Setup of run A:
## Pipelined_Processor
module Pipelined_Processor(
input CLK,
input reset,
output [7:0] imem_addr,
input [15:0] imem_data,
output [7:0] dmem_addr,
output [7:0] dmem_wdata,
output dmem_we,
input [7:0] dmem_rdata,
output [7:0] result 
   );
Size: about 1,300 cells after synthesis, roughly 11,000 um^2 of cells after synthesis.
clock: 13.6 ns
lec_check: 0
cap_margin: 20
core_margin: 2
core_utilization: 71
cts_cluster_size: 37
max_routing_layer: met4
setup_slack_margin: -0.82
slew_margin: 20
run.sh (not shown) runs the stock make flow with config.mk's settings and CLKGATE_MAP_FILE=.
Complete run, failing final checks: run A, reason setup timing.
Edits applied to the flow inputs when going from run A to run B:
- MAX_ROUTING_LAYER no longer set, was met4
- the clock period (ns, I/O delays scaled along) now 12.4, was 13.6
--- outcome ---
In run B the implementation completed, yet the final layout does not meet the checks, the culprit being setup timing. Diff run A -> run B: number of clock buffer instances in the layout now sits higher; maximum fanout count along the critical path moved down; per-cell via count in the routed design has increased. Re netlist area before placement: no difference whatsoever between run A and run B. Of the two values seen for launch point of the worst path, l2.destreg_out[2] was produced by run A and l1.ImmExt_out[6] by run B. Global-route wire length before repair: run B worse than run A. Flip-flop and latch share of the layout cell area came out lower on run B than on run A. Delta(clock share of power, run B - run A) < 0. Summary — data arrival time of the worst path, run B relative to run A: higher, by 1010 ps.
[inputs] run C vs run B
- CORE_UTILIZATION changed from 71 to 64
- SETUP_SLACK_MARGIN removed (was -0.82)
- TNS_END_PERCENT newly set to 5
- CTS_CLUSTER_SIZE removed (was 37)
- the clock period (ns, I/O delays scaled along) changed from 12.4 to 7.47
Notes after the runs:
Run C: flow complete, layout not clean; failing: setup timing. Relative to run B, worst setup margin decreased by 3880 ps in run C. Any difference in clock latency reported for the late side of the worst-skew pair between run B and run C is small enough to ignore. Status: area occupied by registers parity (run B, run C). From run B to run C the numbers moved as follows: wire length went up, area growth from synthesis to final layout moved up, sum of negative setup slack now sits lower.
The inputs of run D differ from those of run C as listed below.
- CORE_UTILIZATION: 64 -> 40
- TNS_END_PERCENT: 5 -> unset
- the clock period (ns, I/O delays scaled along): 7.47 -> 13.5
Of run C and run D, the lower portion of total power attributed to the clock network belongs to run C. Run D completed; timing, DRC and antenna clean. Diff run C and run D: worst path required time higher in run D. Compared with run C, in run D final instance area now sits lower, floorplan core density now sits lower. Against run C as the reference, run D delivers a higher sum of routed wire segments on met1. Diff run C -> run D | total power of the final layout | down by more than half. Compared to run C, run D has final critical-path share of the clock period 88 points lower.

* * *

Starting RTL as in the previous note.
==> flow/config.mk <==
export PLATFORM = sky130hd
export DESIGN_NAME = Pipelined_Processor
export DESIGN_NICKNAME = Pipelined_Processor
export VERILOG_FILES = /design/flow/design.v
export SDC_FILE = /design/flow/constraint.sdc
export NUM_CORES = 4
export LEC_CHECK = 0
export ABC_AREA = 1
export CAP_MARGIN = 20
export CORE_ASPECT_RATIO = 0.5
export CORE_MARGIN = 2
export CORE_UTILIZATION = 34
export CTS_CLUSTER_DIAMETER = 337
export CTS_CLUSTER_SIZE = 99
export SLEW_MARGIN = 20
export TNS_END_PERCENT = 20
==> flow/constraint.sdc <==
create_clock -name core_clock -period 13.5 [get_ports {CLK}]
set_input_delay 2.7000 -clock core_clock [delete_from_list [all_inputs] [get_ports {CLK}]]
set_output_delay 2.7000 -clock core_clock [all_outputs]
set_load 0.01 [all_outputs]
==> next run, changes <==
==> flow/config.mk (replaced) <==
export PLATFORM = sky130hd
export DESIGN_NAME = Pipelined_Processor
export DESIGN_NICKNAME = Pipelined_Processor
export VERILOG_FILES = /design/flow/design.v
export SDC_FILE = /design/flow/constraint.sdc
export NUM_CORES = 4
export LEC_CHECK = 0
export CAP_MARGIN = 20
export CELL_PAD_IN_SITES_DETAIL_PLACEMENT = 1
export CORE_MARGIN = 4
export CORE_UTILIZATION = 40
export HOLD_SLACK_MARGIN = 0.05
export MIN_ROUTING_LAYER = met2
export SETUP_SLACK_MARGIN = 3.19
export SLEW_MARGIN = 40
export TNS_END_PERCENT = 70
Result:
- cell area came out higher by 11%
- die size came out lower by 9.7%
- worst setup slack got worse by 860 ps
- total power came out higher by 16%
- maximum frequency came out lower by 6.5%
==> next run, changes <==
==> flow/config.mk (replaced) <==
export PLATFORM = sky130hd
export DESIGN_NAME = Pipelined_Processor
export DESIGN_NICKNAME = Pipelined_Processor
export VERILOG_FILES = /design/flow/design.v
export SDC_FILE = /design/flow/constraint.sdc
export NUM_CORES = 4
export LEC_CHECK = 0
export CAP_MARGIN = 20
export CORE_MARGIN = 2
export CORE_UTILIZATION = 40
export SLEW_MARGIN = 20
==> flow/constraint.sdc (replaced) <==
create_clock -name core_clock -period 13.2 [get_ports {CLK}]
set_input_delay 2.6400 -clock core_clock [delete_from_list [all_inputs] [get_ports {CLK}]]
set_output_delay 2.6400 -clock core_clock [all_outputs]
set_load 0.01 [all_outputs]
Register-to-register slack gets better by 90 ps.
Final cell count came out lower by about 1%.
Clock skew is about the same.
Sequential power went down by about 2%.
Sequential share of layout area climbs by 0.67 points.
==> next run, changes <==
--- a/flow/config.mk
+++ b/flow/config.mk
@@ -7,0 +8 @@
+export ABC_AREA = 1
@@ -10 +11,2 @@
-export CORE_UTILIZATION = 40
+export CORE_UTILIZATION = 58
+export CTS_CLUSTER_SIZE = 73
==> flow/constraint.sdc (replaced) <==
create_clock -name core_clock -period 7.43 [get_ports {CLK}]
set_input_delay 1.4860 -clock core_clock [delete_from_list [all_inputs] [get_ports {CLK}]]
set_output_delay 1.4860 -clock core_clock [all_outputs]
set_load 0.01 [all_outputs]
- The new run completed and failed the layout checks on setup timing
- clock-buffer cell count is unchanged
- utilization increases by 30 points
- synthesized cell count is higher by roughly a tenth
- wire length is higher by a few percent
- critical path depth came out higher by 5

* * *

Pipelined_Processor again, from the RTL that the note above started with.
clock: 10.6 ns
lec_check: 0
abc_area: 1
cap_margin: 5
core_margin: 2
core_utilization: 72
cts_cluster_diameter: 263
cts_cluster_size: 72
hold_slack_margin: -0.09
slew_margin: 20
The starting point did not get past 5_1_grt with GRT-0232.
Edit:
--- a/flow/config.mk
+++ b/flow/config.mk
@@ -7,9 +7,8 @@
 export LEC_CHECK = 0
 export ABC_AREA = 1
-export CAP_MARGIN = 5
+export CAP_MARGIN = 20
 export CORE_MARGIN = 2
-export CORE_UTILIZATION = 72
-export CTS_CLUSTER_DIAMETER = 263
-export CTS_CLUSTER_SIZE = 72
-export HOLD_SLACK_MARGIN = -0.09
+export CORE_UTILIZATION = 67
+export CTS_CLUSTER_DIAMETER = 222
+export CTS_CLUSTER_SIZE = 73
 export SLEW_MARGIN = 20
==> flow/constraint.sdc (replaced) <==
create_clock -name core_clock -period 11.2 [get_ports {CLK}]
set_input_delay 2.2400 -clock core_clock [delete_from_list [all_inputs] [get_ports {CLK}]]
set_output_delay 2.2400 -clock core_clock [all_outputs]
set_load 0.01 [all_outputs]
Effect:
- This time the run completed, yet does not pass: negative setup slack
- area after synthesis stays the same
- synthesized cell count is unchanged
- die size came out higher by 7.2%
Edit:
--- a/flow/config.mk
+++ b/flow/config.mk
@@ -6,9 +6,6 @@
 export NUM_CORES = 4
 export LEC_CHECK = 0
-export ABC_AREA = 1
 export CAP_MARGIN = 20
 export CORE_MARGIN = 2
-export CORE_UTILIZATION = 67
-export CTS_CLUSTER_DIAMETER = 222
-export CTS_CLUSTER_SIZE = 73
+export CORE_UTILIZATION = 64
 export SLEW_MARGIN = 20
==> flow/constraint.sdc (replaced) <==
create_clock -name core_clock -period 7.31 [get_ports {CLK}]
set_input_delay 1.4620 -clock core_clock [delete_from_list [all_inputs] [get_ports {CLK}]]
set_output_delay 1.4620 -clock core_clock [all_outputs]
set_load 0.01 [all_outputs]
Effect: The changed run reached the layout checks and failed them: negative setup slack; die size went up by a few percent; global-route usage grows by 5.1 points; synthesized area rises slightly; combinational power rises by well over a third.
Edit:
--- a/flow/config.mk
+++ b/flow/config.mk
@@ -8,4 +8,5 @@
 export CAP_MARGIN = 20
 export CORE_MARGIN = 2
-export CORE_UTILIZATION = 64
+export CORE_UTILIZATION = 72
+export HOLD_SLACK_MARGIN = -0.09
 export SLEW_MARGIN = 20
==> flow/constraint.sdc (replaced) <==
create_clock -name core_clock -period 13.1 [get_ports {CLK}]
set_input_delay 2.6200 -clock core_clock [delete_from_list [all_inputs] [get_ports {CLK}]]
set_output_delay 2.6200 -clock core_clock [all_outputs]
set_load 0.01 [all_outputs]
After rerunning:
- With this change the flow ran to the end with violations: max-capacitance violations, max-slew violations, negative setup slack
- synthesized cell count stays the same
- sequential power fell by well over a third
- design area goes down by a little under a tenth
- maximum frequency went down by a few percent
- global-route usage came out higher by 1.0 points
- non-clock buffer count is lower by 135
Edit:
--- a/flow/config.mk
+++ b/flow/config.mk
@@ -8,5 +8,4 @@
 export CAP_MARGIN = 20
 export CORE_MARGIN = 2
-export CORE_UTILIZATION = 72
-export HOLD_SLACK_MARGIN = -0.09
+export CORE_UTILIZATION = 20
 export SLEW_MARGIN = 20
==> flow/constraint.sdc (replaced) <==
create_clock -name core_clock -period 13.2 [get_ports {CLK}]
set_input_delay 2.6400 -clock core_clock [delete_from_list [all_inputs] [get_ports {CLK}]]
set_output_delay 2.6400 -clock core_clock [all_outputs]
set_load 0.01 [all_outputs]
The changed run went through all stages and came out clean. Global-route usage came out lower by 30 points. Count of clock-buffer cells in the layout came out higher by 1. Via count falls by 10%.
Edit:
--- a/flow/config.mk
+++ b/flow/config.mk
@@ -6,6 +6,10 @@
 export NUM_CORES = 4
 export LEC_CHECK = 0
+export ABC_AREA = 0
 export CAP_MARGIN = 20
 export CORE_MARGIN = 2
-export CORE_UTILIZATION = 20
+export CORE_UTILIZATION = 72
+export CTS_CLUSTER_DIAMETER = 400
+export CTS_CLUSTER_SIZE = 98
 export SLEW_MARGIN = 20
+export TNS_END_PERCENT = 15
==> flow/constraint.sdc (replaced) <==
create_clock -name core_clock -period 10.0 [get_ports {CLK}]
set_input_delay 2.0000 -clock core_clock [delete_from_list [all_inputs] [get_ports {CLK}]]
set_output_delay 2.0000 -clock core_clock [all_outputs]
set_load 0.01 [all_outputs]
The changed run stopped in 5_1_grt.
Synthesized area does not change.
Synthesized cell count stays the same.
Die area is lower by 71%.

* * *

Starting RTL as in the previous note.
Settings: LEC_CHECK=0, ABC_AREA=1, CAP_MARGIN=20, CELL_PAD_IN_SITES_GLOBAL_PLACEMENT=0, CORE_MARGIN=2, CORE_UTILIZATION=69, CTS_CLUSTER_SIZE=90, GPL_ROUTABILITY_DRIVEN=1, GPL_TIMING_DRIVEN=1, HOLD_SLACK_MARGIN=-0.02, MAX_ROUTING_LAYER=met5, PLACE_DENSITY=0.8, SETUP_SLACK_MARGIN=1.64, SLEW_MARGIN=20, TNS_END_PERCENT=75; clock period 11.5 ns.
The first run produced a layout that fails on negative setup slack.
==> next run, changes <==
ABC_AREA = default   (was 1)
CORE_UTILIZATION = 72   (was 69)
CTS_CLUSTER_SIZE = 14   (was 90)
PLACE_DENSITY = 0.67   (was 0.8)
clock period = 14.1 ns   (was 11.5 ns; I/O delays follow)
Outcome: With this change the flow ended with an error in global routing (GRT-0232); area after synthesis goes up by 1.4%; die area drops by 2.7%; synthesized cell count shrinks by 12%.
==> next run, changes <==
ABC_AREA = 1   (was default)
CORE_UTILIZATION = 69   (was 72)
CTS_CLUSTER_DIAMETER = 52   (was default)
CTS_CLUSTER_SIZE = 72   (was 14)
PLACE_DENSITY = default   (was 0.67)
clock period = 11.5 ns   (was 14.1 ns; I/O delays follow)
With this change the flow finished but fails on negative setup slack. Area after synthesis fell slightly. Synthesized cell count rose by roughly a tenth. Die size rose by a few percent.
==> next run, changes <==
ABC_AREA = default   (was 1)
CORE_UTILIZATION = 65   (was 69)
CTS_CLUSTER_DIAMETER = default   (was 52)
CTS_CLUSTER_SIZE = 43   (was 72)
clock period = 14.1 ns   (was 11.5 ns; I/O delays follow)
Effect:
- The changed run finished clean
- die size is higher by about 7%
- fmax is higher by 5.0%
- setup slack improves by 3.2 ns
- cell count is lower by 11%
- power is lower by about 40%
- register-to-register slack improves by 3.2 ns
- first-iteration DRC count is lower by about 55%
- combinational power is lower by 47%
- sequential share of layout area is lower by 0.20 points
- clock-buffer cell count does not change
- via count is lower by about 13%
==> next run, changes <==
CORE_UTILIZATION = 71   (was 65)
PLACE_DENSITY = 0.67   (was default)
TNS_END_PERCENT = 5   (was 75)
clock period = 12.9 ns   (was 14.1 ns; I/O delays follow)
What happened: This time the run died in global routing (GRT-0232). Die size shrinks by 8.2%. Area after synthesis does not change. Synthesized cell count stays the same.

* * *

fjord:
Starting RTL as in the previous note.
Settings: LEC_CHECK=0, CAP_MARGIN=5, CORE_MARGIN=2, CORE_UTILIZATION=71, CTS_CLUSTER_SIZE=37, HOLD_SLACK_MARGIN=-0.08, MAX_ROUTING_LAYER=met4, SETUP_SLACK_MARGIN=-0.82, SLEW_MARGIN=20; clock period 12.3 ns.
In the summary table, fjord is marked failed, with error ODB-0269 raised in global routing (5_1_grt).
Edits applied to the flow inputs when going from fjord to violet:
==> flow/config.mk <==
export PLATFORM = sky130hd
export DESIGN_NAME = Pipelined_Processor
export DESIGN_NICKNAME = Pipelined_Processor
export VERILOG_FILES = /design/flow/design.v
export SDC_FILE = /design/flow/constraint.sdc
export NUM_CORES = 4
export LEC_CHECK = 0
export ABC_AREA = 1
export CAP_MARGIN = 20
export CORE_MARGIN = 2
export CORE_UTILIZATION = 62
export CTS_CLUSTER_SIZE = 95
export PLACE_DENSITY = 0.38
export SLEW_MARGIN = 20
==> flow/constraint.sdc <==
create_clock -name core_clock -period 7.41 [get_ports {CLK}]
set_input_delay 1.4820 -clock core_clock [delete_from_list [all_inputs] [get_ports {CLK}]]
set_output_delay 1.4820 -clock core_clock [all_outputs]
set_load 0.01 [all_outputs]
--- outcome ---
- Status violet: flow complete, layout not clean - setup timing
- violet ends up with a mux contribution to synthesized area that is 6.6 points lower than in fjord.
- Comparing fjord and violet, the lower complex-gate fraction of the synthesized area is on violet.
- In the metrics for fjord and violet, the one carrying the higher total of cells resized after clock tree synthesis is violet.
- Vertical die dimension, violet vs fjord: up by a few percent
- When the final numbers for fjord and violet were put side by side, the area share of xor/xnor cells in the synthesized design turned out to be greater in fjord.
Here is what was changed in the inputs of nickel compared with violet.
-- flow/config.mk --
<<< violet, line 7
export LEC_CHECK = 0
export ABC_AREA = 1
export CAP_MARGIN = 20
export CORE_MARGIN = 2
export CORE_UTILIZATION = 62
export CTS_CLUSTER_SIZE = 95
export PLACE_DENSITY = 0.38
export SLEW_MARGIN = 20
>>> nickel, line 7
export LEC_CHECK = 0
export CAP_MARGIN = 20
export CORE_MARGIN = 2
export CORE_UTILIZATION = 72
export PLACE_DENSITY = 0.67
export SLEW_MARGIN = 20
==> flow/constraint.sdc <==
create_clock -name core_clock -period 13.1 [get_ports {CLK}]
set_input_delay 2.6200 -clock core_clock [delete_from_list [all_inputs] [get_ports {CLK}]]
set_output_delay 2.6200 -clock core_clock [all_outputs]
set_load 0.01 [all_outputs]
- Layout checks on nickel: not met. Flow itself completed; violations: capacitance limit, slew limit, setup timing.
- Compared nickel vs violet, and number of endpoints failing setup at the final stage is down in nickel.
- Taking violet as the reference point, the area fraction in compound gates of nickel rises by 6.5 points.
- Number of nets at the end of the flow (nickel vs. violet) decreases by more than 10%
- When nickel is measured against violet, its number of cells on the worst reg-to-reg path turns out 10 lower.
- In nickel, the multi-input logic area came out 5.1% above the value in violet.
- Relative to violet, switching power as a share of total power has decreased by 2.4 points in nickel.
- Measured against violet, the floorplan die area of nickel comes out at 0.877 times the reference value.
- nickel vs violet — non-clock buffer count dropped by more than a quarter
- nickel: overall track demand over capacity in global routing is 5.4 points higher than what violet reported.
[inputs] willow vs nickel
-- flow/config.mk --
<<< nickel, line 7
export LEC_CHECK = 0
export CAP_MARGIN = 20
>>> willow, line 7
export LEC_CHECK = 0
export ABC_AREA = 1
export CAP_MARGIN = 20
<<< nickel, line 10
export CORE_UTILIZATION = 72
export PLACE_DENSITY = 0.67
export SLEW_MARGIN = 20
>>> willow, line 11
export CORE_UTILIZATION = 72
export CTS_CLUSTER_SIZE = 98
export SLEW_MARGIN = 20
==> flow/constraint.sdc <==
create_clock -name core_clock -period 10.0 [get_ports {CLK}]
set_input_delay 2.0000 -clock core_clock [delete_from_list [all_inputs] [get_ports {CLK}]]
set_output_delay 2.0000 -clock core_clock [all_outputs]
set_load 0.01 [all_outputs]
### Flow results
willow did not finish: a tool error stopped it during global routing (5_1_grt). Complete run, failing final checks: nickel, reason capacitance limit, slew limit, setup timing. willow ended with less aoi/oai-family share of the synthesized area than nickel. willow does better than nickel on area of the die. NOTE average cell area after synthesis nickel->willow decreased by more than 10%.
Input-level comparison between amber and willow:
-- flow/config.mk --
<<< willow, line 11
export CORE_UTILIZATION = 72
export CTS_CLUSTER_SIZE = 98
export SLEW_MARGIN = 20
>>> amber, line 11
export CORE_UTILIZATION = 72
export CTS_CLUSTER_DIAMETER = 400
export CTS_CLUSTER_SIZE = 98
export SETUP_SLACK_MARGIN = 1.52
export SLEW_MARGIN = 20
export TNS_END_PERCENT = 15
Results
- Diff willow..amber | cell area after synthesis | unchanged
- Row pre-CTS worst setup slack: amber higher / willow lower
- Re parity-gate share of the synthesized area counting xor and xnor cells: no difference whatsoever between willow and amber.
- On synthesized instance count, amber and willow are neck and neck.
- | count of clock tree sinks | willow vs amber | ≈ equal |
- Placed wire-length estimate, amber and willow, lower one = amber.
- Run status, amber: aborted in global routing (5_1_grt), error GRT-0232
- amber against willow: standard cell area after detailed placement held, chip area line of the yosys report held, final weighted congestion of routability-driven global placement went up about 0.5%.
Power is estimated from default activity; no workload was simulated.
